branch fjord:
// c6502
module c6502
(
    input               clock,
    input               ce,
    input               reset_n,
    output      [15:0]  address,
    input       [ 7:0]  in,
    output reg  [ 7:0]  out,
    output reg          we
);
clock: 5.01 ns
lec_check: 0
cap_margin: 0
cell_pad_in_sites_global_placement: 0
core_margin: 2
core_utilization: 72
cts_cluster_size: 80
gpl_timing_driven: 1
max_routing_layer: met4
place_density_lb_addon: 0.0
setup_slack_margin: 1.44
slew_margin: 25
tns_end_percent: 5
run.sh (not shown) runs the stock make flow with config.mk's settings and CLKGATE_MAP_FILE=.
branch fjord went all the way through synthesis, placement and routing and the layout is clean on timing, DRC and antenna.
Modified inputs, branch zinc compared to branch fjord
- removing SETUP_SLACK_MARGIN (formerly 1.44)
- removing CTS_CLUSTER_SIZE (formerly 80)
- removing MAX_ROUTING_LAYER (formerly met4)
- changing SLEW_MARGIN from 25 to 20
- changing CAP_MARGIN from 0 to 20
- removing CELL_PAD_IN_SITES_GLOBAL_PLACEMENT (formerly 0)
- removing GPL_TIMING_DRIVEN (formerly 1)
- removing TNS_END_PERCENT (formerly 5)
- removing PLACE_DENSITY_LB_ADDON (formerly 0.0)
- changing the clock period (ns, I/O delays scaled along) from 5.01 to 7.24
## What came out
- Relative to branch fjord, count of clock-net buffers in the final layout has decreased by 4 in branch zinc.
- branch zinc -> branch fjord: initial antenna violation count delta 0, exact match
- The cell area after layout in branch zinc sits 4.6% below the value recorded for branch fjord.
- Going from branch fjord to branch zinc, transition at the pin with the smallest max-transition slack up 0.28 ns; layout overhead on the synthesized area down 5.2 points; post-layout total power down about 33%; number of hold-slack violations in the final timing report flat; critical path data required time up 2.22 ns.
- branch zinc vs. branch fjord: pin count of the biggest net entering global routing higher; total wirelength of the detailed-routed design lower.
- Looking at wire length of the first global-routing pass across branch zinc and branch fjord, the one that comes out higher is branch fjord.

---

The RTL this note starts from:
==> flow/design.v <==
module c6502
(
    input               clock,
    input               ce,
    input               reset_n,
    output      [15:0]  address,
    input       [ 7:0]  in,
    output reg  [ 7:0]  out,
    output reg          we
);
assign address = cp ? ab : pc;
localparam
    LDC = 0,
    ZP  = 1,    ZPX = 2,    ZPY = 3,
    ABS = 4,    ABX = 5,    ABY = 6,    ABZ = 7,
    IX  = 8,    IX2 = 9,    IX3 = 10,
    IY  = 11,   IY2 = 12,   IY3 = 13,
    RUN = 14,   BRA = 15,
    JP1 = 16,   JP2 = 17,
    JND = 18,   TRM = 19,   POP = 20,   JSR = 21,
    RTS = 22;
localparam
    ORA = 0,    AND = 1,    EOR = 2,    ADC = 3,
    STA = 4,    LDA = 5,    CMP = 6,    SBC = 7,
    ASL = 8,    ROL = 9,    LSR = 10,   ROR = 11,
    BIT = 13,   DEC = 14,   INC = 15;
localparam
    DST_A = 0,  DST_X = 1,  DST_Y = 2,  DST_S = 3,
    SRC_D = 0,  SRC_X = 1,  SRC_Y = 2,  SRC_A = 3;
reg [ 7:0]  a, x, y, s, p;
reg         cp;
reg [ 4:0]  t;           
reg [ 2:0]  m;           
reg [15:0]  ab, pc;
reg [ 7:0]  op, w;       
reg [ 3:0]  alu;         
reg [ 1:0]  dst, src;
wire [8:0] zpx = in + x;
wire [8:0] zpy = in + y;
wire [3:0] bra = {p[1], p[0], p[6], p[7]};  
wire [7:0] sn  = s + 1;
always @(posedge clock)
if (reset_n == 1'b0) begin
    p  <= 8'b01100001;
    t  <= 1'b0;
    cp <= 1'b0;
    pc <= 16'h0000;
    a  <= 8'h80;
    x  <= 8'hFE;
    y  <= 8'hDA;
    s  <= 8'h00;
    we <= 1'b0;
end
else if (ce) begin
    we  <= 1'b0;
    case (t)
    LDC: begin
        pc  <= pc + 1;
        m   <= 0;
        op  <= in;
        dst <= DST_A;
        src <= SRC_D;
        casex (in)
        8'b010_011_00: t <= JP1;  
        8'b011_011_00: t <= JND;  
        8'b001_000_00: t <= JSR;  
        8'b011_000_00: t <= RTS;  
        8'bxxx_000_x1: t <= IX;
        8'bxxx_010_x1,
        8'b1xx_000_x0: t <= RUN;  
        8'bxxx_100_x1: t <= IY;
        8'bxxx_110_x1: t <= ABY;
        8'bxxx_001_xx: t <= ZP;
        8'bxxx_011_xx,
        8'b001_000_00: t <= ABS;
        8'b10x_101_1x: t <= ZPY;
        8'bxxx_101_xx: t <= ZPX;
        8'b10x_111_1x: t <= ABY;
        8'bxxx_111_xx: t <= ABX;
        8'bxxx_100_00: t <= BRA;
        default:       t <= RUN;
        endcase
        casex (in)
        8'bxxx_xxx_01: begin alu <= in[7:5]; end
        8'b100_xx1_x0: begin alu <= STA; end
        8'b101_xx1_x0,
        8'b101_000_x0,
        8'b101_010_00,
        8'b10x_010_10,
        8'b100_110_00: begin alu <= LDA; end
        8'b11x_000_00,
        8'b11x_xx1_00: begin alu <= CMP; end
        8'b001_0x1_00: begin alu <= BIT; end
        8'b110_xx1_10,
        8'b100_010_00,
        8'b110_010_10: begin alu <= DEC; end
        8'b111_xx1_10,
        8'b11x_010_00: begin alu <= INC; end
        8'b00x_110_00: begin p[0] <= in[5]; t <= LDC; end  
        8'b01x_110_00: begin p[2] <= in[5]; t <= LDC; end  
        8'b101_110_00: begin p[6] <= 1'b0;  t <= LDC; end  
        8'b11x_110_00: begin p[3] <= in[5]; t <= LDC; end  
        8'b0xx_010_10: begin alu <= {1'b1, in[7:5]}; src <= SRC_A; end
        8'b0xx_xx1_10: begin alu <= {1'b1, in[7:5]}; end
        8'b111_010_10: begin t <= LDC; end
        8'b100_110_10: begin t <= LDC; s <= x; end
        8'b101_110_10: begin x <= s; p[7] <= s[7]; p[1] <= s == 0; t <= LDC; end
        8'b0x0_010_00: begin
            t   <= TRM;
            we  <= 1;
            cp  <= 1;
            out <= in[6] ? a : (p | 8'h30);
            ab  <= {8'h01, s};
            s   <= s - 1;
        end
        8'b0x1_010_00: begin t <= POP; cp <= 1; ab <= {8'h01, sn}; s <= sn; end
        8'b011_000_00: begin cp <= 1; ab <= {8'h01, sn}; end
        endcase
        casex (in)
        8'h86, 8'hA6, 8'hB6, 8'h96, 8'h8E, 8'hAE,
        8'hBE, 8'hA2, 8'hCA, 8'hE8, 8'h9A,
        8'hE0, 8'b111_xx1_00:
            dst <= DST_X;
        8'hA0, 8'h84, 8'hA4, 8'h88, 8'hC8,
        8'h8C, 8'hAC, 8'h94, 8'hB4, 8'hBC,
        8'hC0, 8'b110_xx1_00:
            dst <= DST_Y;
        endcase
        case (in)
        8'hE8, 8'hCA, 8'h8A: src <= SRC_X;  
        8'h88, 8'hC8, 8'h98: src <= SRC_Y;  
        8'hA8, 8'hAA: src <= SRC_A;  
        endcase
    end
    ZP:  begin t <= RUN; ab <= in;       cp <= 1; pc <= pc + 1; end
    ZPX: begin t <= RUN; ab <= zpx[7:0]; cp <= 1; pc <= pc + 1; end
    ZPY: begin t <= RUN; ab <= zpy[7:0]; cp <= 1; pc <= pc + 1; end
    ABS: begin t <= ABZ; pc <= pc + 1; ab <= in; end
    ABX: begin t <= ABZ; pc <= pc + 1; ab <= zpx; end
    ABY: begin t <= ABZ; pc <= pc + 1; ab <= zpy; end
    ABZ: begin t <= RUN; pc <= pc + 1; ab[15:8] <= ab[15:8] + in; cp <= 1; end
    IX:  begin t <= IX2; pc <= pc + 1; cp <= 1; ab <= zpx[7:0]; end
    IY:  begin t <= IY2; pc <= pc + 1; cp <= 1; ab <= in; end
    IX2: begin t <= IX3; w  <= in; ab[7:0] <= ab[7:0] + 1; end
    IY2: begin t <= IY3; w  <= in; ab[7:0] <= ab[7:0] + 1; end
    IX3: begin t <= RUN; ab <= {in, w}; end
    IY3: begin t <= RUN; ab <= {in, w} + y; end
    BRA: begin t <= LDC; pc <= pc + 1 + ((bra[op[7:6]] == op[5]) ? {{8{in[7]}}, in[7:0]} : 0); end
    JP1: begin t <= JP2; pc <= pc + 1; w <= in; end
    JP2: begin t <= LDC; pc <= {in, w}; end
    JND: case (m)
        0: begin m <= 1;   ab[ 7:0] <= in; pc <= pc + 1; end
        1: begin m <= 2;   ab[15:8] <= in; pc <= pc + 1; cp <= 1; end
        2: begin m <= 3;   pc[ 7:0] <= in; ab[7:0] <= ab[7:0] + 1; end
        3: begin t <= LDC; pc[15:8] <= in; cp <= 0; end
    endcase
    POP: begin t <= LDC; cp <= 0; if (op[6]) begin a <= in; p[7] <= in[7]; p[1] <= in == 0; end else p <= in; end
    JSR: case (m)
        0: begin m <= 1; w  <= in; pc <= pc + 1; end
        1: begin m <= 2; we <= 1; out <= pc[15:8]; ab      <= {8'h01, s};  pc[15:8] <= in; cp <= 1;end
        2: begin m <= 3; we <= 1; out <= pc[ 7:0]; ab[7:0] <= ab[7:0] - 1; pc[7:0]  <= w;  end
        3: begin t <= LDC; cp <= 0; s <= s - 2; end
    endcase
    RTS: case (m)
        0: begin m <= 1;   pc[7:0] <= in; ab[7:0] <= ab[7:0] + 1; end
        1: begin t <= LDC; pc <= {in, pc[7:0]} + 1; s <= s + 2; cp <= 0; end
    endcase
    RUN: begin
        cp <= 0;
        t  <= LDC;
        casex (op) 8'bxxx_010_x1, 8'b1xx_000_x0: pc <= pc + 1; endcase
        casex (op)
            8'b100_xxx_01,
            8'b100_xx1_x0: begin t <= TRM; out <= R; we <= 1'b1; cp <= 1'b1; end
            8'bxxx_xxx_01,
            8'b0xx_010_10,
            8'b100_010_10,
            8'b100_110_00: begin a <= R; p <= F; end
            8'b101_xx1_00,
            8'b101_000_00,
            8'b1x0_010_00,
            8'b101_010_00: begin y <= R; p <= F; end
            8'b101_xx1_10,
            8'b101_000_10,
            8'b111_010_00,
            8'b110_010_10,
            8'b101_010_10: begin x <= R; p <= F; end
            8'b0xx_xx1_10,
            8'b11x_xx1_10: begin t <= TRM; out <= R; we <= 1'b1; cp <= 1'b1; p <= F; end
            8'b110_xxx_01,
            8'b11x_000_00,
            8'b11x_xx1_00,
            8'b001_0x1_00: begin p <= F; end
        endcase
    end
    TRM: begin cp <= 0; t <= LDC; end
    endcase
end
wire [7:0] op1 =
    dst == DST_A ? a :
    dst == DST_X ? x :
    dst == DST_Y ? y : s;
wire [7:0] op2 =
    src == SRC_A ? a :
    src == SRC_X ? x :
    src == SRC_Y ? y : in;
wire [8:0] R =
    alu == ORA ? op1 | op2 :
    alu == AND ? op1 & op2 :
    alu == EOR ? op1 ^ op2 :
    alu == ADC ? op1 + op2 + cin :
    alu == STA ? op1 :
    alu == LDA ? op2 :
    alu == CMP ? op1 - op2 :
    alu == SBC ? op1 - op2 - !cin :
    alu == ASL ? {op2[6:0], 1'b0} :
    alu == ROL ? {op2[6:0], cin} :
    alu == LSR ? {1'b0, op2[7:1]} :
    alu == ROR ? {cin, op2[7:1]} :
    alu == BIT ? op1 & op2 :
    alu == DEC ? op2 - 1 :
    alu == INC ? op2 + 1 : 0;
wire sign  =  R[7];         
wire zero  = ~|R[7:0];      
wire oadc  = (op1[7] ^ op2[7] ^ 1'b1) & (op1[7] ^ R[7]);
wire osbc  = (op1[7] ^ op2[7] ^ 1'b0) & (op1[7] ^ R[7]);
wire cin   =  p[0];
wire carry =  R[8];
wire [7:0] F =
    alu == ADC ? {sign, oadc, p[5:2], zero,  carry} :
    alu == CMP ? {sign,       p[6:2], zero, ~carry} :
    alu == SBC ? {sign, osbc, p[5:2], zero, ~carry} :
    alu == ASL || alu == ROL ? {sign, p[6:2], zero, op2[7]} :
    alu == LSR || alu == ROR ? {sign, p[6:2], zero, op2[0]} :
    alu == BIT ? {op2[7:6], p[5:2], zero, p[0]} :
                 {sign,     p[6:2], zero, p[0]};
endmodule
Settings: LEC_CHECK=0, CAP_MARGIN=20, CELL_PAD_IN_SITES_GLOBAL_PLACEMENT=2, CORE_MARGIN=4, CORE_UTILIZATION=27, CTS_CLUSTER_SIZE=47, GPL_TIMING_DRIVEN=1, MAX_ROUTING_LAYER=met4, PLACE_DENSITY_LB_ADDON=0.19, SLEW_MARGIN=25, TNS_END_PERCENT=75; clock period 10.7 ns.
Change:
==> flow/config.mk (replaced) <==
export PLATFORM = sky130hd
export DESIGN_NAME = c6502
export DESIGN_NICKNAME = c6502
export VERILOG_FILES = /design/flow/design.v
export SDC_FILE = /design/flow/constraint.sdc
export NUM_CORES = 4
export LEC_CHECK = 0
export ABC_AREA = 1
export CAP_MARGIN = 20
export CELL_PAD_IN_SITES_GLOBAL_PLACEMENT = 0
export CORE_MARGIN = 2
export CORE_UTILIZATION = 72
export CTS_CLUSTER_SIZE = 47
export GPL_TIMING_DRIVEN = 1
export MAX_ROUTING_LAYER = met4
export PLACE_DENSITY = 0.84
export SLEW_MARGIN = 25
export TNS_END_PERCENT = 75
==> flow/constraint.sdc (replaced) <==
create_clock -name core_clock -period 15.8 [get_ports {clock}]
set_input_delay 3.1600 -clock core_clock [delete_from_list [all_inputs] [get_ports {clock}]]
set_output_delay 3.1600 -clock core_clock [all_outputs]
set_load 0.01 [all_outputs]
Sequential power goes down by a quarter to a third.
Die area goes down by well over a third.
Global-route usage goes up by 32 points.
Clock skew stays flat.
Design area goes down by a few percent.
Sequential cell count does not change.
Count of clock-buffer cells in the layout goes down by 3.
Power goes down by a quarter to a third.
Wire length goes down by roughly a tenth.
Cell count goes down slightly.
Synthesized area hardly moves.
Change:
==> flow/config.mk (replaced) <==
export PLATFORM = sky130hd
export DESIGN_NAME = c6502
export DESIGN_NICKNAME = c6502
export VERILOG_FILES = /design/flow/design.v
export SDC_FILE = /design/flow/constraint.sdc
export NUM_CORES = 4
export LEC_CHECK = 0
export CAP_MARGIN = 20
export CORE_MARGIN = 2
export CORE_UTILIZATION = 72
export PLACE_DENSITY_LB_ADDON = 0.0
export SLEW_MARGIN = 20
==> flow/constraint.sdc (replaced) <==
create_clock -name core_clock -period 6.99 [get_ports {clock}]
set_input_delay 1.3980 -clock core_clock [delete_from_list [all_inputs] [get_ports {clock}]]
set_output_delay 1.3980 -clock core_clock [all_outputs]
set_load 0.01 [all_outputs]
After rerunning:
- flip-flop count stays the same
- first-iteration DRC count fell by 14%
- clock skew is higher by 3.4 ps
- setup slack degrades by 7800 ps
- cell area shrinks by 1.3%
- wire length decreases by 7.6%
- non-clock buffer count is higher by 5
- sequential share of layout area grows by 0.27 points
- clock power climbs by 120%
- die area barely changes
Change:
--- a/flow/config.mk
+++ b/flow/config.mk
@@ -9,4 +9,6 @@
 export CORE_MARGIN = 2
 export CORE_UTILIZATION = 72
+export CTS_CLUSTER_SIZE = 72
 export PLACE_DENSITY_LB_ADDON = 0.0
+export SETUP_SLACK_MARGIN = 2.04
 export SLEW_MARGIN = 20
Sequential power barely changes.
Via count increases by about 2.2%.
Synthesized area is unchanged.
Non-clock buffer count increases by 7.
Cell area increases by about 2.2%.
Change:
--- a/flow/config.mk
+++ b/flow/config.mk
@@ -8,7 +8,4 @@
 export CAP_MARGIN = 20
 export CORE_MARGIN = 2
-export CORE_UTILIZATION = 72
-export CTS_CLUSTER_SIZE = 72
-export PLACE_DENSITY_LB_ADDON = 0.0
-export SETUP_SLACK_MARGIN = 2.04
+export CORE_UTILIZATION = 40
 export SLEW_MARGIN = 20
==> flow/constraint.sdc (replaced) <==
create_clock -name core_clock -period 10.0 [get_ports {clock}]
set_input_delay 2.0000 -clock core_clock [delete_from_list [all_inputs] [get_ports {clock}]]
set_output_delay 2.0000 -clock core_clock [all_outputs]
set_load 0.01 [all_outputs]
After rerunning:
- setup slack gets better by 770 ps
- cell count increases by 10%
- register-to-register slack gets better by 1900 ps
- clock skew decreases by 7.6 ps
- area after synthesis stays the same
- total power decreases by 34%
- final area decreases by 0.38%
- sequential share of layout area is about the same
Power is estimated from default activity; no workload was simulated.
